==> design/flow/design.v <==
module    Prgm_Counter(clk, reset, PCsrc, address, PCreg);
input                 PCsrc, clk, reset;
input         [8 : 0] address;
output    reg [7 : 0] PCreg;
wire          [7 : 0] temp;
assign    temp = PCreg + 1;
always@(posedge clk, negedge reset)
begin
    if (reset == 0) begin
        PCreg = 0;
	end
    else begin
        if (PCsrc == 1)
            PCreg = temp + address;
        else
            PCreg = temp;
    end
end
endmodule
module ALU (ALUselect, ALUin1, ALUin2, ALUout);
    input		[3  : 0]	ALUselect;
    input		[15 : 0]	ALUin1, ALUin2;
    output	reg	[15 : 0]	ALUout;
    always@(*) 
    begin 
		if  (ALUselect == 0 || ALUselect == 5 || ALUselect == 7 || ALUselect == 8)
			ALUout = ALUin1 + ALUin2;
		else if (ALUselect == 1) 
			ALUout = ALUin1 << ALUin2;
		else if  (ALUselect == 2) 
			ALUout = ALUin1 >> ALUin2;
		else if (ALUselect == 3)
			ALUout = ALUin1 | ALUin2;
		else  if (ALUselect == 4)
			ALUout = ALUin1 & ALUin2;
		else if (ALUselect == 6)
			ALUout = ALUin2;
		else
			ALUout = 0;
    end
endmodule
module Control_Unit(clk, reset, inst_in, opCode, dst, src1, src2, shamt, iconst, jconst, regWrite, memWrite, PCsrc, memtoReg, ALUsrc);
input					clk, reset;
input		[15 : 0]	inst_in;
output		[3  : 0]	opCode;
output		[5  : 0]	iconst; 
output		[8  : 0]	jconst;
output		[2  : 0]	dst, src1, src2, shamt;
output	reg				regWrite, memWrite, PCsrc, memtoReg;  
output	reg	[1  : 0]	ALUsrc;  
assign	opCode	=	inst_in	[3  :  0];
assign	dst		=	inst_in	[6  :  4];
assign	src1	=	inst_in	[9  :  7];
assign	src2	=	inst_in	[12 : 10];
assign	shamt	=	inst_in	[15 : 13];
assign	iconst	=	inst_in	[15 : 10];
assign	jconst	=	inst_in	[12 :  4];
always@(*) begin
    if (reset == 0) begin
        regWrite	= 0;
        memWrite	= 0;
        PCsrc		= 0;
        memtoReg	= 0;
		ALUsrc		= 0;
    end  
    else begin  
        if (opCode < 4'b 1000)
            regWrite = 1'b 1;
        else
            regWrite = 1'b 0;
        if (opCode == 4'b 1000)
            memWrite = 1'b 1;
        else
            memWrite = 1'b 0;
        if (opCode == 4'b 1001)
            PCsrc = 1'b 1;
        else
            PCsrc = 1'b 0;
        if (opCode == 4'b 0111)
            memtoReg = 1'b 1;
        else
            memtoReg = 1'b 0;   
		if (opCode == 4'b 0101 || opCode == 4'b 0110 || opCode == 4'b 0111 || opCode == 4'b 1000)
			ALUsrc = 2'b 01;
		else if (opCode == 4'b 0001 || opCode == 4'b 0010)
			ALUsrc = 2'b 10;
		else
			ALUsrc = 2'b 00;
    end  
end
endmodule
module DataPath (clk, reset, ALUselect, dst, src1, src2, shamt, iconst, regWrite, memtoReg, memWrite, ALUsrc, reg0, reg1, reg2, reg3, reg4, reg5, reg6, reg7, dataMemValue0, dataMemValue1, dataMemValue2, dataMemValue3, dataMemValue4, dataMemValue5, dataMemValue6, dataMemValue7, ALUout, ALUin1, ALUin2, regDataIn);
output		[15 : 0]	reg0, reg1, reg2, reg3, reg4, reg5, reg6, reg7, dataMemValue0, dataMemValue1, dataMemValue2, dataMemValue3, dataMemValue4, dataMemValue5, dataMemValue6, dataMemValue7, ALUout, ALUin1;
output reg	[15 : 0]	ALUin2;
output reg	[15 : 0]	regDataIn;
input					clk, reset, regWrite, memtoReg, memWrite;
input		[1  : 0]	ALUsrc;
input		[2  : 0]	dst, src1, src2, shamt;
input  		[3  : 0]	ALUselect;
input		[5  : 0]	iconst;
reg			[127 : 0]	regFile;
reg			[511 : 0]	dataMem;
localparam	[511 : 0]	DMEM_RESET = {
	{19{16'd0}},
	16'b 0100, 16'b 0011, 16'b 0010, 16'b 0001, 16'b 0101,	 
	16'b 0101, 16'b 1100, 16'b 1000, 16'b 0011,				 
	16'b 0110, 16'b 0001, 16'b 0010, 16'b 0100				 
};
wire		[15 : 0]	nextData;
wire		[15 : 0]	memReadData;
wire		[15 : 0]	dstData;
wire					memInRange;
assign ALUin1	=	regFile[16*src1 +: 16];
assign dstData	=	regFile[16*dst +: 16];
ALU		DP1	(ALUselect, ALUin1, ALUin2, ALUout);
assign	  reg0 = regFile[  0 +: 16];
assign	  reg1 = regFile[ 16 +: 16];
assign    reg2 = regFile[ 32 +: 16];
assign    reg3 = regFile[ 48 +: 16];
assign    reg4 = regFile[ 64 +: 16];
assign    reg5 = regFile[ 80 +: 16];
assign    reg6 = regFile[ 96 +: 16];
assign    reg7 = regFile[112 +: 16];
assign	  dataMemValue0  = dataMem[  0 +: 16];
assign	  dataMemValue1  = dataMem[ 16 +: 16];
assign    dataMemValue2  = dataMem[ 32 +: 16];
assign    dataMemValue3  = dataMem[ 48 +: 16];
assign    dataMemValue4  = dataMem[ 64 +: 16];
assign    dataMemValue5  = dataMem[ 80 +: 16];
assign    dataMemValue6  = dataMem[ 96 +: 16];
assign    dataMemValue7  = dataMem[112 +: 16];
assign memInRange	=	(ALUout[15 : 5] == 11'd0);
assign memReadData	=	memInRange ? dataMem[16*ALUout[4 : 0] +: 16] : 16'd0;
assign nextData		=	(memtoReg == 1) ? memReadData : ALUout;
always@(posedge clk, negedge reset)
begin
	if (reset == 0) begin
		regFile	<=	128'd0;
		dataMem	<=	DMEM_RESET;
	end  
	else begin
		if (regWrite == 1)
			regFile[16*dst +: 16]			<=	nextData;
		if (memWrite == 1 && memInRange)
			dataMem[16*ALUout[4 : 0] +: 16]	<=	dstData;
	end  
end  
always@(posedge clk)
begin
	if (reset == 1)
		regDataIn	<=	nextData;
end
always@(*)
begin
	if (ALUsrc == 0)
		ALUin2	=	regFile[16*src2 +: 16];
	else if (ALUsrc == 1)
		ALUin2 = {10'd0, iconst};
	else if (ALUsrc == 2)
		ALUin2 = {13'd0, shamt};
	else
		ALUin2 = 16'd0;
end
endmodule
module	CPU(clk, reset, instr, pc, reg0, reg1, reg2, reg3, reg4, reg5, reg6, reg7, dataMemValue0, dataMemValue1, dataMemValue2, dataMemValue3, dataMemValue4, dataMemValue5, dataMemValue6, dataMemValue7, ALUout, ALUin1, ALUin2, regDataIn);
output	[15 : 0]	reg0, reg1, reg2, reg3, reg4, reg5, reg6, reg7, dataMemValue0, dataMemValue1, dataMemValue2, dataMemValue3, dataMemValue4, dataMemValue5, dataMemValue6, dataMemValue7, ALUout, ALUin1, ALUin2, regDataIn;
input				clk, reset;
input	[15 : 0]	instr;
output	[7  : 0]	pc;
wire	[7  : 0]	prgm_cntr;
wire 				PCsrc, regWrite, memWrite, memtoReg;
wire	[1  : 0]	ALUsrc;
wire 	[3  : 0]	opCode;
wire	[2	: 0]	dst, src1, src2, shamt;
wire	[5  : 0]	iconst;
wire	[8  : 0]	jconst;
assign pc		=	prgm_cntr;
Prgm_Counter	C1	(clk, reset, PCsrc, jconst, prgm_cntr);
Control_Unit	C2	(clk, reset, instr, opCode, dst, src1, src2, shamt, iconst, jconst, regWrite, memWrite, PCsrc, memtoReg, ALUsrc);
DataPath		C3	(clk, reset, opCode, dst, src1, src2, shamt, iconst, regWrite, memtoReg, memWrite, ALUsrc, reg0, reg1, reg2, reg3, reg4, reg5, reg6, reg7, dataMemValue0, dataMemValue1, dataMemValue2, dataMemValue3, dataMemValue4, dataMemValue5, dataMemValue6, dataMemValue7, ALUout, ALUin1, ALUin2, regDataIn);
endmodule
==> design/flow/run.sh <==
#!/bin/bash
# the make line also repeats each setting of config.mk as NAME=value (left out here)
make -C /OpenROAD-flow-scripts/flow DESIGN_CONFIG=/design/flow/config.mk WORK_HOME=/design/flow/orfs CLKGATE_MAP_FILE= finish
==> design/flow/config.mk <==
export PLATFORM = sky130hd
export DESIGN_NAME = CPU
export DESIGN_NICKNAME = CPU
export VERILOG_FILES = /design/flow/design.v
export SDC_FILE = /design/flow/constraint.sdc
export NUM_CORES = 4
export LEC_CHECK = 0
export CAP_MARGIN = 20
export CORE_MARGIN = 2
export CORE_UTILIZATION = 66
export CTS_CLUSTER_SIZE = 45
export MAX_ROUTING_LAYER = met4
export SETUP_SLACK_MARGIN = 0.2
export SLEW_MARGIN = 20
==> design/flow/constraint.sdc <==
create_clock -name core_clock -period 6.49 [get_ports {clk}]
set_input_delay 1.2980 -clock core_clock [delete_from_list [all_inputs] [get_ports {clk}]]
set_output_delay 1.2980 -clock core_clock [all_outputs]
set_load 0.01 [all_outputs]
==> reports/results.ini, run 1 <==
[synth]
ys_types=108
yosys.stat.seqShare_pct=43.4
syn_nets=3728
synthAdderAreaFrac_pct=1.60
postSynthCellCount=3662
yosys.area.top_type_share_pct=40.8
ys_sh_mux_pct=22.8
most_common_cell=dfrtp_1
top_area_cell=dfrtp_1
simple_gate_share_pct=13.0
common_cells=dfrtp_1 (629), nand2_1 (591), mux2_2 (291)
ys_ff=664
synthAoiAreaFrac_pct=11.6
avgSynthCellArea_um2=10.5
yosys.stat.chipArea_um2=38500
yosys_warnings=4
ys_top_cells_by_area=dfrtp_1 (41%), mux2_2 (8.5%), mux2_1 (7.5%)
syn_area_um2=38500
synth-edff-count=16
yosys_most_used_dff=dfrtp_1
synth-async-reset-ratio_pct=97.6
ys_top_logic_family=multiplexers
xor_share_pct=0.659
ys_cells=3662

[placed_design]
gp_routability_congestion=1.16
post_dp_cell_area_um2=46400
hpwl_um=121000
port_buffers=345

[die]
die_w_um=246
fp-row-count=88
pin_count=346
floorplan.core_util_pct=66.8
chipArea_um2=60300
fp.coreArea_um2=57700
die_h_um=246

[cts]
htreeDepth=3
cts.sinks=664
root_buffer=clkbuf_16
ctsHoldBuffers=0
cts_made_buffers=70
clk_path_buf_depth=3

[global_route]
grt_usage_pct=79.2
globalRoute.totalOverflow=9

[outcome]
stop_error=[ERROR GRT-0232] Routing congestion too high. Check the congestion heatmap in the GUI.
stop_stage=global routing
status=stopped before the end

## layer usage
metal,overflow,global-route usage [%]
met3,2,63.6
met2,1,91.5
met4,6,74.1
met5,-,-
met1,0,80.8
## repair_timing
item	CTS
gates cloned	1
gates resized	119
endpoints found under the setup margin	671
pin swaps	29
setup buffers	23
## through the flow
stage / setup WS (ps) / std cells
4_1_cts: 149 / 5118
2_1_floorplan: -136 / 3662
3_3_place_gp: -681 / 4967
3_5_place_dp: -865 / 4968
==> run 2: changes to the inputs <==
- CORE_ASPECT_RATIO: unset -> 1.8
- CORE_UTILIZATION: 66 -> 44
- CTS_CLUSTER_SIZE: 45 -> unset
- HOLD_SLACK_MARGIN: unset -> 0.17
- MAX_ROUTING_LAYER: met4 -> unset
- TNS_END_PERCENT: unset -> 60
- clock period: 6.49 -> 7.0 ns (I/O delays scaled with it)
==> run 2 against run 1 <==
Against the previous run: the run now finishes clean; die area rose by 49%; synthesized cell count did not move; area after synthesis did not move.
==> reports/results.ini, run 2 <==
[outcome]
status=finished clean

[die]
pin_count=346
fp-row-count=145
die_w_um=225
chipArea_um2=90100
fp.coreArea_um2=86700
floorplan.core_util_pct=44.4
die_h_um=401

[power]
p_clk_share_pct=31.8
p_seq_mw=4.28
p_comb_mw=3.64
leakagePower_nw=22.8
powerClk_mw=3.70
max-vdd-ir-drop_uv=165
maxPowerGroup=registers
netSwitchingPower_mw=4.04
powerDensity_nw_per_um2=236
netSwitchingFraction_pct=34.8
pwr-share-comb_pct=31.3
seq_power_share_pct=36.8
p_int_mw=7.57

[placed_design]
port_buffers=345
gp_routability_congestion=1.02
post-place-ws_ps=-1130
hpwl_um=124000

[critical_path]
endpoint=ALUout[12]
critPathLaunch=instr[11]
crit_path_end_kind=output pin
crit_required_ps=5600
crit_buf_inv=9
critical_path_depth=20
crit_type=input port to output pin
cp_slowest_cell=o211ai_1
cp_top_family=buffers and inverters
cp.arrival_ps=5390
worstPathMaxFanout=5
reg2regPathDepth=26
r2r_slack_ps=1000
slowest_delay_ps=490
reg2reg_to=C3.regDataIn[13]
r2r-start=C3.regFile[82]
crit_path_cell_trace=dlygate4sd2_1, buf_4, and2_1, buf_4, a221oi_4, buf_6, a21oi_1, buf_4, ha_4, or2_2, a21oi_4, nor3b_2, buf_4, o31ai_4, buf_6, xnor2_2, nor2_1, o211ai_1, clkbuf_16, buf_6
start_kind=input port
timing.critical_path.mode_cell=buf_4

[min_path]
hold_depth=1
holdPathEnd=C3.dataMem[287]
hold_start=C3.dataMem[287]
worstHoldPathType=flop to flop

[finish]
fillers=7646
area_growth_pct=27.7
layout.nets=4334

[synth]
synthAoiAreaFrac_pct=11.6
postSynthCellCount=3662
ys_types=108
yosys_warnings=4
ys_sh_mux_pct=22.8
yosys_most_used_dff=dfrtp_1
ys_ff=664
ys_top_logic_family=multiplexers
common_cells=dfrtp_1 (629), nand2_1 (591), mux2_2 (291)
xor_share_pct=0.659
synth-async-reset-ratio_pct=97.6
simple_gate_share_pct=13.0
most_common_cell=dfrtp_1
yosys.stat.chipArea_um2=38500
avgSynthCellArea_um2=10.5
top_area_cell=dfrtp_1
yosys.area.top_type_share_pct=40.8
yosys.stat.seqShare_pct=43.4
syn_area_um2=38500
syn_nets=3728
synthAdderAreaFrac_pct=1.60
ys_top_cells_by_area=dfrtp_1 (41%), mux2_2 (8.5%), mux2_1 (7.5%)
ys_cells=3662
synth-edff-count=16

[global_route]
grt_pass1_wl_um=236000
grt_pass1_vias=33800
grt_usage_pct=36.1
globalRoute.totalOverflow=0
grt_start_max_net_pins=163
antenna_found_initial=3

[drt]
drc=0
drt_pass1_iterations=5
via_per_inst=6.13
wl_per_cell_um=30.2
detail-route-antenna-nets=0
vias=33300
drt_iter0_drc=2718
finalWirelength_um=164000

[final_timing]
setup_violations=0
fin_skew_ps=47.2
fin_tns_setup_ps=0
slew_violations=0
rsz0062_at_grt=false
fin_crit_ps=6790
finalCritPeriodShare_pct=97.0
relSlewSlack_pct=28.9
hold_ws_ps=485
max_freq_mhz=147
setup_slack_ps=208
worst-slew-pin-transition_ps=1060
hold_viol_final=0

[cts]
root_buffer=clkbuf_16
cts.reportedPaths.clkPinSlew_ps=60
cts.sinks=664
cts_tree=yes
cts_made_buffers=66
ctsHoldBuffers=0
htreeDepth=3
clk_path_buf_depth=3
insertion_delay_ps=670

[job]
openroad.warnings=50
max-cap-violations=0

## run 2: timing repair
item | CTS | global route
buffers inserted | 17 | 13
gates resized | 97 | 45
pin swaps | 24 | 23
gates cloned | 1 | 0
setup endpoints to repair | 656 | 253
## run 2: metrics by stage
step	total power, mW	utilization [%]	cells	cell area, um2
3_3_place_gp	7.79	53.3	5269	46200
2_1_floorplan	5.88	-	3662	38600
5_1_grt	12.0	56.8	5423	49200
3_5_place_dp	7.81	53.4	5271	46300
6_report	11.6	56.8	5426	49200
4_1_cts	11.6	56.4	5410	48900
## run 2: per-layer routing
layer | vias to the layer above | share of wire (%) | track usage, %
li1 | 14300 | - | -
met1 | 16800 | 35 | 40.2
met2 | 1560 | 49 | 61.3
met3 | 503 | 6.4 | 6.23
met4 | 0 | 9.2 | 27.4
met5 | - | 0 | 0
## run 2: layout make-up
type | instances | area (um2) | area share [%]
timing repair buffer | 944 | 9040 | 18.4
clock buffer | 98 | 1910 | 3.89
tap | 1102 | 1380 | 2.80
inverter | 64 | 246 | 0.501
clock inverter | 23 | 308 | 0.625
multi-input combinational | 2528 | 19600 | 39.8
antenna | 3 | 7.51 | 0.0153
sequential | 664 | 16700 | 34.0
==> run 3: changes to the inputs <==
- ABC_AREA: unset -> 0
- CAP_MARGIN: 20 -> 10
- CORE_ASPECT_RATIO: 1.8 -> 1.57
- CORE_UTILIZATION: 44 -> 16
- HOLD_SLACK_MARGIN: 0.17 -> 0.27
- MAX_ROUTING_LAYER: unset -> met4
- MIN_ROUTING_LAYER: unset -> met2
- PLACE_DENSITY_LB_ADDON: unset -> 0.27
- SETUP_SLACK_MARGIN: 0.2 -> unset
- SLEW_MARGIN: 20 -> 30
- TNS_END_PERCENT: 60 -> 20
==> run 3 against run 2 <==
Against the previous run: the layout now fails its checks (setup timing); flip-flop count is the same; die area went up to 2.7 times the previous value; utilization down 34 points; cell count up 42%; largest cell class unchanged; worst hold slack better by 1.7 ps; largest power group is now clock; combinational power is 15% higher.
==> reports/results.ini, run 3 <==
[die]
fp-row-count=225
floorplan.core_util_pct=16.1
die_h_um=619
chipArea_um2=245000
pin_count=346
die_w_um=396
fp.coreArea_um2=239000

[critical_path]
crit_required_ps=5600
reg2reg_to=C3.dataMem[18]
endpoint=ALUout[2]
r2r_slack_ps=590
worstPathMaxFanout=9
crit_path_cell_trace=clkdlybuf4s50_1, buf_12, buf_4, buf_4, mux2_2, inv_1, a211oi_2, nand2_1, buf_4, a211o_1, o221a_1, buf_12, or4_1, and4b_4, clkinv_2, buf_12, clkdlybuf4s50_1
crit_buf_inv=10
r2r-start=C3.regFile[16]
slowest_delay_ps=530
cp_top_family=buffers and inverters
critical_path_depth=17
crit_type=input port to output pin
cp.arrival_ps=5670
crit_path_end_kind=output pin
critPathLaunch=instr[7]
cp_slowest_cell=clkdlybuf4s50_1
reg2regPathDepth=28
start_kind=input port

[synth]
postSynthCellCount=3662
ys_types=108
syn_area_um2=38500
yosys_warnings=4
xor_share_pct=0.659
synthAoiAreaFrac_pct=11.6
ys_cells=3662
ys_top_cells_by_area=dfrtp_1 (41%), mux2_2 (8.5%), mux2_1 (7.5%)
synthAdderAreaFrac_pct=1.60
syn_nets=3728
simple_gate_share_pct=13.0
ys_sh_mux_pct=22.8
synth-edff-count=16
top_area_cell=dfrtp_1
ys_ff=664
synth-async-reset-ratio_pct=97.6
yosys.area.top_type_share_pct=40.8
yosys_most_used_dff=dfrtp_1
yosys.stat.seqShare_pct=43.4
yosys.stat.chipArea_um2=38500
common_cells=dfrtp_1 (629), nand2_1 (591), mux2_2 (291)
most_common_cell=dfrtp_1
ys_top_logic_family=multiplexers
avgSynthCellArea_um2=10.5

[job]
max-cap-violations=0
openroad.warnings=45

[placed_design]
gp_routability_congestion=1.08
port_buffers=345
hpwl_um=172000
post-place-ws_ps=-1270

[min_path]
worstHoldPathType=flop to flop
holdPathEnd=C3.dataMem[286]
hold_depth=1
hold_start=C3.dataMem[286]

[global_route]
globalRoute.totalOverflow=0
grt_start_max_net_pins=81
antenna_found_initial=1
grt_pass1_vias=51500
grt_usage_pct=28.3
grt_pass1_wl_um=303000

[finish]
area_growth_pct=39.0
layout.nets=4495
fillers=26000
seq_area_um2=16700
combGateArea_um2=19600
postLayoutCoreUtil_pct=22.4

[power]
p_clk_share_pct=33.7
seq_power_share_pct=33.5
powerDensity_nw_per_um2=239
p_comb_mw=4.20
powerClk_mw=4.32
max-vdd-ir-drop_uv=175
maxPowerGroup=clock
leakagePower_nw=23.8
netSwitchingPower_mw=4.77
p_int_mw=8.05
netSwitchingFraction_pct=37.2
pwr-share-comb_pct=32.8
p_seq_mw=4.29

[drt]
vias=46400
wl_per_cell_um=29.4
drt_iter0_drc=8134
via_per_inst=6.04
drc=0
detail-route-antenna-nets=0
finalWirelength_um=226000
drt_pass1_iterations=9

[final_timing]
worst-slew-pin-transition_ps=1040
relSlewSlack_pct=30.4
setup_slack_ps=-68.8
hold_viol_final=0
rsz0062_at_grt=true
max_freq_mhz=141
slew_violations=0
fin_crit_ps=7070
setup_violations=2
fin_skew_ps=29.3
finalCritPeriodShare_pct=101

[cts]
cts.sinks=664
root_buffer=clkbuf_16
insertion_delay_ps=720
cts_tree=yes
ctsHoldBuffers=0
cts.reportedPaths.clkPinSlew_ps=60
cts_made_buffers=76
htreeDepth=3
clk_path_buf_depth=3

[outcome]
status=complete, but fails checks
so_faults=setup timing

## run 3: what timing repair did
| item | in CTS | in global routing |
|---|---|---|
| gates cloned | 1 | 1 |
| pin swaps | 19 | 13 |
| resized | 88 | 32 |
| setup endpoints to repair | 619 | 563 |
| buffers inserted | 12 | 1 |
## run 3: final cells by class
cell class / count / share of cell area, %
Tap cell: 3178 / 7.42
Clock buffer: 117 / 4.16
Antenna cell: 13 / 0.0607
Inverter: 64 / 0.460
Sequential cell: 664 / 31.2
Multi-Input combinational cell: 2528 / 36.7
Timing Repair Buffer: 1095 / 19.4
Clock inverter: 23 / 0.589
## run 3: through the flow
| stage | std cells | TNS (ps) | instance area (um2) | hold WS, ps | total power [mW] |
|---|---|---|---|---|---|
| 2_1_floorplan | 3662 | 0 | 38600 | 457 | 5.88 |
| 3_3_place_gp | 7513 | -752170 | 50300 | 467 | 8.31 |
| 3_5_place_dp | 7514 | -676050 | 50400 | 474 | 8.31 |
| 4_1_cts | 7667 | -0.246 | 53300 | 487 | 12.7 |
| 5_1_grt | 7670 | -435 | 53500 | 497 | 13.2 |
| 6_report | 7682 | -72.3 | 53600 | 487 | 12.8 |
## run 3: metal layers
metal	global-route usage [%]	vias to the layer above	wire [um]
met3	32.8	1589	88100
met1	-	15500	0
met5	-	-	0
met4	8.78	0	23800
li1	-	14500	-
met2	33.9	14800	114000
==> run 4: changes to the inputs <==
- ABC_AREA: 0 -> unset
- CAP_MARGIN: 10 -> 20
- CORE_ASPECT_RATIO: 1.57 -> unset
- CORE_UTILIZATION: 16 -> 66
- CTS_CLUSTER_DIAMETER: unset -> 30
- HOLD_SLACK_MARGIN: 0.27 -> unset
- MAX_ROUTING_LAYER: met4 -> unset
- MIN_ROUTING_LAYER: met2 -> unset
- PLACE_DENSITY_LB_ADDON: 0.27 -> unset
- SETUP_SLACK_MARGIN: unset -> 0.66
- SLEW_MARGIN: 30 -> 20
- TNS_END_PERCENT: 20 -> unset
- clock period: 7.0 -> 6.47 ns (I/O delays scaled with it)
==> run 4 against run 3 <==
Against the previous run: synthesized cell count is the same; area after synthesis is the same; the run now fails in global routing; die area shrank 75%.
==> reports/results.ini, run 4 <==
[outcome]
status=stopped before the end
stop_stage=global routing
stop_error=[ERROR GRT-0116] Global routing finished with congestion. Check the congestion regions in the DRC Viewer.

[synth]
xor_share_pct=0.659
yosys.area.top_type_share_pct=40.8
synthAdderAreaFrac_pct=1.60
synth-async-reset-ratio_pct=97.6
ys_top_logic_family=multiplexers
yosys.stat.seqShare_pct=43.4
most_common_cell=dfrtp_1
ys_cells=3662
synthAoiAreaFrac_pct=11.6
ys_types=108
avgSynthCellArea_um2=10.5
yosys_warnings=4
ys_top_cells_by_area=dfrtp_1 (41%), mux2_2 (8.5%), mux2_1 (7.5%)
postSynthCellCount=3662
simple_gate_share_pct=13.0
yosys_most_used_dff=dfrtp_1
top_area_cell=dfrtp_1
ys_sh_mux_pct=22.8
syn_nets=3728
ys_ff=664
yosys.stat.chipArea_um2=38500
common_cells=dfrtp_1 (629), nand2_1 (591), mux2_2 (291)
syn_area_um2=38500
synth-edff-count=16

[die]
fp-row-count=88
die_w_um=246
chipArea_um2=60300
fp.coreArea_um2=57700
pin_count=346
floorplan.core_util_pct=66.8
die_h_um=246

[cts]
root_buffer=clkbuf_16
cts.sinks=664
clk_path_buf_depth=3
htreeDepth=3
cts_made_buffers=116
ctsHoldBuffers=0

[placed_design]
post-place-ws_ps=-1180
port_buffers=345
hpwl_um=118000
gp_routability_congestion=1.11
place_inst=4948

[global_route]
grt_usage_pct=95.3
globalRoute.totalOverflow=1617

## run 4: per-stage QoR
stage	hold slack [ps]	instance area (um2)
floorplan	457	39300
global placement	467	46100
detailed placement	478	46200
CTS	501	53900
## run 4: layer usage
layer	global-route usage, %	GRT overflow
met3	88.7	157
met1	92.8	86
met2	103	759
met5	73.4	34
met4	99.8	581
## run 4: repair_timing
action,4_1_cts
pin swaps,76
setup endpoints to repair,672
cloned,23
buffers inserted,100
gates resized,547
==> run 5: changes to the inputs <==
- CAP_MARGIN: 20 -> 35
- CORE_ASPECT_RATIO: unset -> 0.61
- CORE_UTILIZATION: 66 -> 53
- CTS_CLUSTER_DIAMETER: 30 -> 327
- GPL_ROUTABILITY_DRIVEN: unset -> 1
- HOLD_SLACK_MARGIN: unset -> -0.03
- MAX_ROUTING_LAYER: unset -> met4
- PLACE_DENSITY: unset -> 0.53
- SETUP_SLACK_MARGIN: 0.66 -> -0.25
- SLEW_MARGIN: 20 -> 40
- TNS_END_PERCENT: unset -> 15
- clock period: 6.47 -> 3.9 ns (I/O delays scaled with it)
==> run 5 against run 4 <==
Against the previous run: the layout now fails its checks (setup timing); area after synthesis did not move; synthesized cell count did not move; die area rose by 24%.
==> reports/results.ini, run 5 <==
[outcome]
status=complete, but fails checks
so_faults=setup timing

[critical_path]
crit_path_end_kind=flop
cp.arrival_ps=6120
reg2regPathDepth=24
endpoint=C3.dataMem[14]
cp_top_family=simple AND/OR/NAND/NOR gates
crit_type=flop to flop
worstPathMaxFanout=16
crit_path_cell_trace=mux4_2, mux2i_4, inv_2, ha_4, fa_2, a21o_1, a21oi_2, o21ai_2, nor3b_2, o31ai_2, xnor2_1, nor2_1, o211ai_1, buf_4, nor3_4, nand4_1, nor3_4, and3b_2, buf_12, buf_6, buf_4, nand2_2, buf_12, mux2_2
r2r-start=C3.regFile[112]
crit_buf_inv=6
reg2reg_to=C3.dataMem[14]
start_kind=flop
critical_path_depth=24
r2r_slack_ps=-1720
slowest_delay_ps=520
crit_required_ps=4400
critPathLaunch=C3.regFile[112]
cp_slowest_cell=mux4_2

[power]
p_clk_share_pct=29.4
pwr-share-comb_pct=36.4
powerClk_mw=6.40
leakagePower_nw=24.1
netSwitchingPower_mw=7.76
p_seq_mw=7.47
p_comb_mw=7.92
seq_power_share_pct=34.3
p_int_mw=14.0
maxPowerGroup=combinational cells
powerDensity_nw_per_um2=424
netSwitchingFraction_pct=35.6
max-vdd-ir-drop_uv=455

[synth]
simple_gate_share_pct=13.0
xor_share_pct=0.659
ys_types=108
yosys.stat.seqShare_pct=43.4
top_area_cell=dfrtp_1
ys_cells=3662
yosys.stat.chipArea_um2=38500
synthAdderAreaFrac_pct=1.60
avgSynthCellArea_um2=10.5
most_common_cell=dfrtp_1
syn_area_um2=38500
synth-async-reset-ratio_pct=97.6
ys_top_cells_by_area=dfrtp_1 (41%), mux2_2 (8.5%), mux2_1 (7.5%)
ys_ff=664
ys_sh_mux_pct=22.8
yosys_warnings=4
ys_top_logic_family=multiplexers
postSynthCellCount=3662
syn_nets=3728
yosys.area.top_type_share_pct=40.8
common_cells=dfrtp_1 (629), nand2_1 (591), mux2_2 (291)
yosys_most_used_dff=dfrtp_1
synth-edff-count=16
synthAoiAreaFrac_pct=11.6

[global_route]
grt_pass1_wl_um=246000
globalRoute.totalOverflow=0
grt_usage_pct=46.1
grt_start_max_net_pins=94
grt_pass1_vias=35300
antenna_found_initial=13

[final_timing]
fin_crit_ps=5620
hold_viol_final=0
setup_violations=680
slew_violations=0
finalCritPeriodShare_pct=144
worst-slew-pin-transition_ps=998
max_freq_mhz=178
hold_ws_ps=228
setup_slack_ps=-1720
relSlewSlack_pct=33.1
rsz0062_at_grt=true
fin_skew_ps=88.3

[placed_design]
gp_routability_congestion=1.11
post-place-ws_ps=-2920
post_dp_cell_area_um2=47800
place_inst=5366
port_buffers=345
hpwl_um=126000

[cts]
root_buffer=clkbuf_16
cts.reportedPaths.clkPinSlew_ps=70
clk_path_buf_depth=3
cts_tree=yes
htreeDepth=2
cts.sinks=664
cts_made_buffers=60
insertion_delay_ps=700

[die]
fp-row-count=77
pin_count=346
die_h_um=215
chipArea_um2=75000
die_w_um=349
fp.coreArea_um2=72200
floorplan.core_util_pct=53.4

[finish]
postLayoutCoreUtil_pct=71.3
fin_cells=5545
area_growth_pct=33.4
layout.nets=4599
final_area_um2=51400
fillers=5082

[drt]
vias=36300
detail-route-antenna-nets=0
via_per_inst=6.55
finalWirelength_um=170000
drt_pass1_iterations=6
wl_per_cell_um=30.7
drt_iter0_drc=4805
drc=0

[job]
max-cap-violations=0
openroad.warnings=48

[min_path]
worstHoldPathType=input port to async pin

[run 5: through the flow]
| step | total power, mW | TNS [ps] |
|---|---|---|
| floorplan | 10.6 | -1349720 |
| global placement | 14.7 | -1898230 |
| detailed placement | 14.8 | -1883530 |
| CTS | 21.3 | -959150 |
| global route | 22.4 | -1149810 |
| finish | 21.8 | -1045390 |
[run 5: area by class of cell]
type	count	area, um2	share of cell area, %
multi-input cells	2534	20200	39.2
clock buffers	82	1670	3.26
diodes	12	30.0	0.0584
clock inverters	32	417	0.810
inverters	64	256	0.499
flip-flops and latches	664	16700	32.5
well taps	948	1190	2.31
repair buffers	1209	11000	21.3
[run 5: routing by layer]
metal | GRT usage (%) | wire (um) | up-vias
li1 | - | - | 14900
met1 | 64.0 | 67900 | 18300
met2 | 60.9 | 69300 | 2703
met3 | 19.0 | 27000 | 398
met4 | 14.1 | 6000 | 0
met5 | - | 0 | -
[run 5: timing repair]
item | 4_1_cts | 5_1_grt
resized | 180 | 74
endpoints found under the setup margin | 680 | 677
buffers inserted | 46 | 11
hold endpoints to repair | 0 | 0
gates cloned | 6 | 1
hold buffers | 0 | 0
pin swaps | 41 | 14
==> run 6: changes to the inputs <==
- ABC_AREA: unset -> 1
- CAP_MARGIN: 35 -> 20
- CORE_ASPECT_RATIO: 0.61 -> unset
- CORE_UTILIZATION: 53 -> 72
- CTS_CLUSTER_DIAMETER: 327 -> unset
- CTS_CLUSTER_SIZE: unset -> 100
- GPL_ROUTABILITY_DRIVEN: 1 -> unset
- HOLD_SLACK_MARGIN: -0.03 -> unset
- MAX_ROUTING_LAYER: met4 -> unset
- PLACE_DENSITY: 0.53 -> unset
- SETUP_SLACK_MARGIN: -0.25 -> -0.23
- SLEW_MARGIN: 40 -> 20
- TNS_END_PERCENT: 15 -> 10
- clock period: 3.9 -> 2.46 ns (I/O delays scaled with it)
==> run 6 against run 5 <==
Against the previous run: the flow now stops in global routing; synthesized cell count rose by 61%; area after synthesis increased by 6.9%; die area is 21% lower.
==> reports/results.ini, run 6 <==
[outcome]
status=stopped before the end
stop_stage=global routing
stop_error=[ERROR GRT-0116] Global routing finished with congestion. Check the congestion regions in the DRC Viewer.

[cts]
htreeDepth=3
clk_path_buf_depth=3
root_buffer=clkbuf_16
cts_made_buffers=70
cts.sinks=664

[synth]
syn_nets=5978
ys_cells=5912
ys_top_logic_family=simple AND/OR/NAND/NOR gates
avgSynthCellArea_um2=6.97
yosys_warnings=4
top_area_cell=dfrtp_1
yosys_most_used_dff=dfrtp_1
yosys.stat.chipArea_um2=41200
ys_ff=664
syn_area_um2=41200
ys_types=58
yosys.area.top_type_share_pct=38.2
ys_sh_mux_pct=0
yosys.stat.seqShare_pct=40.6
postSynthCellCount=5912
common_cells=nand2_1 (1441), nand3_1 (907), inv_1 (873)
simple_gate_share_pct=29.3
synth-async-reset-ratio_pct=97.6
ys_top_cells_by_area=dfrtp_1 (38%), nand2_1 (13%), nand3_1 (11%)
xor_share_pct=0.319
most_common_cell=nand2_1
synthAoiAreaFrac_pct=13.1
synthAdderAreaFrac_pct=1.49
synth-edff-count=16

[placed_design]
port_buffers=345
hpwl_um=124000
gp_routability_congestion=1.10
place_inst=7278

[die]
pin_count=346
die_h_um=243
floorplan.core_util_pct=72.9
die_w_um=243
chipArea_um2=59100
fp.coreArea_um2=56500
fp-row-count=87

[global_route]
grt_usage_pct=107
globalRoute.totalOverflow=5173

## run 6: timing repair
action | in CTS
endpoints found under the setup margin | 706
cloned | 19
setup buffers | 63
gates resized | 447
hold endpoints to repair | 17
pin swaps | 65
hold buffers | 1
## run 6: layer usage
layer / GRT usage [%] / overflow
met5: 81.0 / 60
met3: 92.9 / 291
met1: 95.3 / 186
met2: 128 / 3377
met4: 119 / 1259
## run 6: stage by stage
step                setup slack (ps)  power [mW]  hold slack (ps)  utilization [%]  cell area, um2
floorplan                      -2670        18.6              196                -           41400
global placement               -3240        26.5              457             88.8           50200
detailed placement             -3590        27.0              474             88.8           50200
CTS                            -2290        40.4              272             97.6           55100
==> run 7: changes to the inputs <==
- CAP_MARGIN: 20 -> 15
- CTS_CLUSTER_DIAMETER: unset -> 358
- CTS_CLUSTER_SIZE: 100 -> 99
- PLACE_DENSITY: unset -> 0.42
- SETUP_SLACK_MARGIN: -0.23 -> 0.2
- clock period: 2.46 -> 3.8 ns (I/O delays scaled with it)
==> run 7 against run 6 <==
Against the previous run: the run again fails in global routing; synthesized cell count did not move; area after synthesis did not move; die area did not move.
==> reports/results.ini, run 7 <==
[outcome]
status=stopped before the end
stop_stage=global routing
stop_error=[ERROR GRT-0116] Global routing finished with congestion. Check the congestion regions in the DRC Viewer.

[cts]
htreeDepth=1
cts_made_buffers=10
root_buffer=clkbuf_16
cts.sinks=664
clk_path_buf_depth=3
ctsHoldBuffers=0

[synth]
ys_sh_mux_pct=0
ys_types=58
ys_cells=5912
synth-edff-count=16
top_area_cell=dfrtp_1
syn_area_um2=41200
most_common_cell=nand2_1
syn_nets=5978
synthAoiAreaFrac_pct=13.1
yosys_warnings=4
ys_top_logic_family=simple AND/OR/NAND/NOR gates
ys_top_cells_by_area=dfrtp_1 (38%), nand2_1 (13%), nand3_1 (11%)
xor_share_pct=0.319
common_cells=nand2_1 (1441), nand3_1 (907), inv_1 (873)
synth-async-reset-ratio_pct=97.6
yosys.area.top_type_share_pct=38.2
yosys_most_used_dff=dfrtp_1
synthAdderAreaFrac_pct=1.49
yosys.stat.seqShare_pct=40.6
postSynthCellCount=5912
simple_gate_share_pct=29.3
avgSynthCellArea_um2=6.97
ys_ff=664
yosys.stat.chipArea_um2=41200

[die]
fp-row-count=87
chipArea_um2=59100
fp.coreArea_um2=56500
pin_count=346
die_w_um=243
floorplan.core_util_pct=72.9
die_h_um=243

[placed_design]
place_inst=7248
gp_routability_congestion=1.11
port_buffers=345
post-place-ws_ps=-2290
hpwl_um=123000

[global_route]
globalRoute.totalOverflow=920
grt_usage_pct=91.9

-- run 7: layer usage --
| layer | GRT overflow | global-route usage, % |
|---|---|---|
| met4 | 304 | 94.7 |
| met3 | 64 | 82.8 |
| met1 | 49 | 90.3 |
| met2 | 479 | 102 |
| met5 | 24 | 67.5 |
-- run 7: stage by stage --
step | hold WS, ps | instance area (um2)
detailed placement | 474 | 49700
floorplan | 444 | 41400
global placement | 457 | 49700
CTS | 19.3 | 53300
-- run 7: repair_timing --
action                     CTS
resized                    626
setup endpoints to repair  700
cloned                      28
pin swaps                  124
setup buffers               99
==> run 8: changes to the inputs <==
- CAP_MARGIN: 15 -> 20
- CORE_UTILIZATION: 72 -> 67
- CTS_CLUSTER_DIAMETER: 358 -> 377
- CTS_CLUSTER_SIZE: 99 -> 50
- HOLD_SLACK_MARGIN: unset -> 0.3
- MAX_ROUTING_LAYER: unset -> met4
- PLACE_DENSITY: 0.42 -> unset
- SETUP_SLACK_MARGIN: 0.2 -> -0.28
- TNS_END_PERCENT: 10 -> unset
- clock period: 3.8 -> 4.02 ns (I/O delays scaled with it)
==> run 8 against run 7 <==
Against the previous run: the flow again stops in global routing; die area rose by 7.3%; synthesized cell count stayed put; area after synthesis did not move.
==> reports/results.ini, run 8 <==
[cts]
root_buffer=clkbuf_16
htreeDepth=1
cts_made_buffers=17
ctsHoldBuffers=0
cts.sinks=664
clk_path_buf_depth=3

[die]
fp.coreArea_um2=60600
floorplan.core_util_pct=68.0
die_h_um=252
fp-row-count=90
chipArea_um2=63500
pin_count=346
die_w_um=252

[synth]
yosys.stat.chipArea_um2=41200
synthAoiAreaFrac_pct=13.1
yosys_most_used_dff=dfrtp_1
ys_types=58
simple_gate_share_pct=29.3
yosys_warnings=4
xor_share_pct=0.319
common_cells=nand2_1 (1441), nand3_1 (907), inv_1 (873)
ys_ff=664
most_common_cell=nand2_1
synth-edff-count=16
yosys.stat.seqShare_pct=40.6
syn_nets=5978
yosys.area.top_type_share_pct=38.2
ys_sh_mux_pct=0
top_area_cell=dfrtp_1
ys_top_logic_family=simple AND/OR/NAND/NOR gates
ys_top_cells_by_area=dfrtp_1 (38%), nand2_1 (13%), nand3_1 (11%)
syn_area_um2=41200
synthAdderAreaFrac_pct=1.49
synth-async-reset-ratio_pct=97.6
postSynthCellCount=5912
avgSynthCellArea_um2=6.97
ys_cells=5912

[placed_design]
hpwl_um=118000
place_inst=7241
port_buffers=345
post-place-ws_ps=-2100
gp_routability_congestion=1.06
post_dp_cell_area_um2=49500

[global_route]
grt_usage_pct=92.6
globalRoute.totalOverflow=970

[outcome]
stop_error=[ERROR GRT-0232] Routing congestion too high. Check the congestion heatmap in the GUI.
status=stopped before the end
stop_stage=global routing

run 8: repair_timing:
item | CTS
pin swaps | 123
endpoints found under the hold margin | 0
setup buffers | 118
cloned | 27
gates resized | 622
setup endpoints to repair | 672
run 8: per-stage QoR:
stage	hold slack (ps)	setup TNS (ps)
4_1_cts	301	-353780
2_1_floorplan	444	-776390
3_5_place_dp	469	-1262800
3_3_place_gp	459	-1145120
run 8: layer usage:
layer	track usage, %	overflow
met5	-	-
met4	91.6	251
met3	85.0	131
met2	101	477
met1	90.6	111
==> run 9: changes to the inputs <==
- ABC_AREA: 1 -> unset
- CAP_MARGIN: 20 -> 35
- CORE_ASPECT_RATIO: unset -> 0.61
- CORE_UTILIZATION: 67 -> 65
- CTS_CLUSTER_DIAMETER: 377 -> 327
- CTS_CLUSTER_SIZE: 50 -> unset
- GPL_ROUTABILITY_DRIVEN: unset -> 1
- HOLD_SLACK_MARGIN: 0.3 -> -0.03
- SETUP_SLACK_MARGIN: -0.28 -> -0.25
- SLEW_MARGIN: 20 -> 40
- TNS_END_PERCENT: unset -> 15
- clock period: 4.02 -> 4.89 ns (I/O delays scaled with it)
==> run 9 against run 8 <==
Against the previous run: the flow again stops in global routing; area after synthesis down 6.5%; die area down 3.4%; synthesized cell count down 38%.
==> reports/results.ini, run 9 <==
[synth]
syn_nets=3728
yosys.stat.chipArea_um2=38500
yosys.area.top_type_share_pct=40.8
ys_ff=664
yosys_most_used_dff=dfrtp_1
synth-async-reset-ratio_pct=97.6
yosys.stat.seqShare_pct=43.4
ys_cells=3662
synthAoiAreaFrac_pct=11.6
postSynthCellCount=3662
syn_area_um2=38500
yosys_warnings=4
avgSynthCellArea_um2=10.5
xor_share_pct=0.659
ys_types=108
ys_sh_mux_pct=22.8
simple_gate_share_pct=13.0
most_common_cell=dfrtp_1
synth-edff-count=16
ys_top_logic_family=multiplexers
common_cells=dfrtp_1 (629), nand2_1 (591), mux2_2 (291)
top_area_cell=dfrtp_1
synthAdderAreaFrac_pct=1.60
ys_top_cells_by_area=dfrtp_1 (41%), mux2_2 (8.5%), mux2_1 (7.5%)

[outcome]
status=stopped before the end
stop_error=[ERROR GRT-0232] Routing congestion too high. Check the congestion heatmap in the GUI.
stop_stage=global routing

[placed_design]
port_buffers=345
hpwl_um=124000
gp_routability_congestion=1.19
place_inst=5129

[cts]
htreeDepth=2
ctsHoldBuffers=0
cts_made_buffers=59
root_buffer=clkbuf_16
clk_path_buf_depth=3
cts.sinks=664

[die]
die_w_um=316
floorplan.core_util_pct=65.9
die_h_um=194
fp.coreArea_um2=58400
chipArea_um2=61300
fp-row-count=69
pin_count=346

[global_route]
globalRoute.totalOverflow=380
grt_usage_pct=87.5

==> run 9: per-stage QoR <==
| stage | power (mW) | setup slack (ps) | hold slack [ps] | instance area (um2) |
|---|---|---|---|---|
| floorplan | 8.44 | -1420 | 457 | 38900 |
| global placement | 11.4 | -2360 | 467 | 47000 |
| CTS | 16.9 | -923 | 492 | 50500 |
| detailed placement | 11.6 | -2400 | 475 | 47000 |
==> run 9: per-layer routing <==
layer	GRT overflow	global-route usage [%]
met2	138	94.7
met1	74	89.5
met3	69	80.3
met4	99	79.0
met5	-	-
==> run 9: repair_timing <==
item / CTS
resized: 291
endpoints found under the setup margin: 672
pin swaps: 58
setup buffers: 53
cloned: 8
==> run 10: changes to the inputs <==
- CAP_MARGIN: 35 -> 20
- CORE_ASPECT_RATIO: 0.61 -> unset
- CORE_UTILIZATION: 65 -> 48
- CTS_CLUSTER_DIAMETER: 327 -> unset
- GPL_ROUTABILITY_DRIVEN: 1 -> unset
- HOLD_SLACK_MARGIN: -0.03 -> unset
- MAX_ROUTING_LAYER: met4 -> unset
- SETUP_SLACK_MARGIN: -0.25 -> 0.66
- SLEW_MARGIN: 40 -> 20
- TNS_END_PERCENT: 15 -> unset
- clock period: 4.89 -> 3.8 ns (I/O delays scaled with it)
==> run 10 against run 9 <==
Against the previous run: now fails the layout checks on setup timing; area after synthesis is the same; die area rose by 35%; synthesized cell count unchanged.
==> reports/results.ini, run 10 <==
[outcome]
status=complete, but fails checks
so_faults=setup timing

[die]
fp-row-count=103
floorplan.core_util_pct=48.6
chipArea_um2=82600
die_w_um=287
die_h_um=287
fp.coreArea_um2=79300
pin_count=346

[global_route]
antenna_found_initial=6
grt_start_max_net_pins=90
grt_pass1_vias=36200
globalRoute.totalOverflow=0
grt_usage_pct=42.1
grt_pass1_wl_um=255000

[synth]
syn_nets=3728
postSynthCellCount=3662
synth-async-reset-ratio_pct=97.6
avgSynthCellArea_um2=10.5
syn_area_um2=38500
ys_top_cells_by_area=dfrtp_1 (41%), mux2_2 (8.5%), mux2_1 (7.5%)
most_common_cell=dfrtp_1
ys_types=108
synth-edff-count=16
ys_cells=3662
synthAoiAreaFrac_pct=11.6
yosys_warnings=4
yosys_most_used_dff=dfrtp_1
ys_sh_mux_pct=22.8
simple_gate_share_pct=13.0
common_cells=dfrtp_1 (629), nand2_1 (591), mux2_2 (291)
ys_top_logic_family=multiplexers
yosys.stat.seqShare_pct=43.4
yosys.area.top_type_share_pct=40.8
synthAdderAreaFrac_pct=1.60
ys_ff=664
top_area_cell=dfrtp_1
xor_share_pct=0.659
yosys.stat.chipArea_um2=38500

[placed_design]
gp_routability_congestion=1.04
port_buffers=345
post_dp_cell_area_um2=48500
hpwl_um=126000

[power]
powerDensity_nw_per_um2=426
p_comb_mw=8.59
maxPowerGroup=combinational cells
leakagePower_nw=25.8
p_int_mw=15.4
p_clk_share_pct=30.6
max-vdd-ir-drop_uv=419
netSwitchingPower_mw=8.02
powerClk_mw=7.17
pwr-share-comb_pct=36.7
p_seq_mw=7.68
netSwitchingFraction_pct=34.2
seq_power_share_pct=32.8

[finish]
final_area_um2=55000
layout.nets=4718
combGateArea_um2=21500
fillers=5825
seq_area_um2=16700
postLayoutCoreUtil_pct=69.4
area_growth_pct=42.8

[cts]
insertion_delay_ps=640
root_buffer=clkbuf_16
cts.sinks=664
cts_tree=yes
cts_made_buffers=73
clk_path_buf_depth=3
ctsHoldBuffers=0
htreeDepth=3
cts.reportedPaths.clkPinSlew_ps=60

[critical_path]
critical_path_depth=30
crit_path_end_kind=flop
start_kind=input port
r2r_slack_ps=-1680
endpoint=C3.dataMem[275]
crit_buf_inv=12
reg2reg_to=C3.dataMem[275]
cp_top_family=simple AND/OR/NAND/NOR gates
reg2regPathDepth=25
timing.critical_path.mode_cell=buf_4
r2r-start=C3.regFile[80]
worstPathMaxFanout=8
critPathLaunch=instr[10]
crit_required_ps=4290
slowest_delay_ps=390
cp.arrival_ps=5990
crit_type=input port to flop
cp_slowest_cell=mux2i_1

[min_path]
worstHoldPathType=input port to async pin

[drt]
finalWirelength_um=177000
drc=0
wl_per_cell_um=30.7
vias=36500
drt_pass1_iterations=7
drt_iter0_drc=4582
via_per_inst=6.34
detail-route-antenna-nets=0

[final_timing]
setup_slack_ps=-1700
slew_violations=0
fin_crit_ps=5500
hold_viol_final=0
fin_skew_ps=39.6
worst-slew-pin-transition_ps=1050
max_freq_mhz=182
setup_violations=680
finalCritPeriodShare_pct=145
relSlewSlack_pct=30.2
rsz0062_at_grt=true

[job]
max-cap-violations=0
openroad.warnings=46

run 10: per-stage QoR:
step | setup slack (ps) | total power [mW] | hold slack, ps | setup TNS (ps) | cells
finish | -1700 | 23.4 | 59.8 | -1045770 | 5759
global route | -1800 | 24.1 | 57.9 | -1126680 | 5758
CTS | -1710 | 23.1 | 39.7 | -1047050 | 5742
detailed placement | -3060 | 15.0 | 474 | -2037360 | 5471
global placement | -3150 | 14.9 | 467 | -2051270 | 5470
floorplan | -2290 | 10.9 | 457 | -1401060 | 3662
run 10: area by class of cell:
class	instances	share of cell area (%)
diodes	2	0.00910
clock buffers	108	3.85
clock inverters	22	0.473
inverters	64	0.503
multi-input cells	2528	39.2
flip-flops and latches	664	30.4
well taps	1050	2.39
repair buffers	1320	23.2
repair inverters	1	0.0296
run 10: repair_timing:
item                       in CTS  in global routing
resized                       519                106
pin swaps                     144                 41
setup endpoints to repair    1006               1006
gates cloned                   19                  1
setup buffers                 122                 14
run 10: metal layers:
| metal | global-route usage [%] | wire (um) | up-vias |
|---|---|---|---|
| met5 | 0 | 12 | - |
| met4 | 19.7 | 10600 | 2 |
| met3 | 8.85 | 17600 | 477 |
| met2 | 64.8 | 78600 | 2289 |
| met1 | 56.9 | 69900 | 18600 |
| li1 | - | - | 15200 |
Power figures rest on the tool's default switching activity, not on a simulated workload.
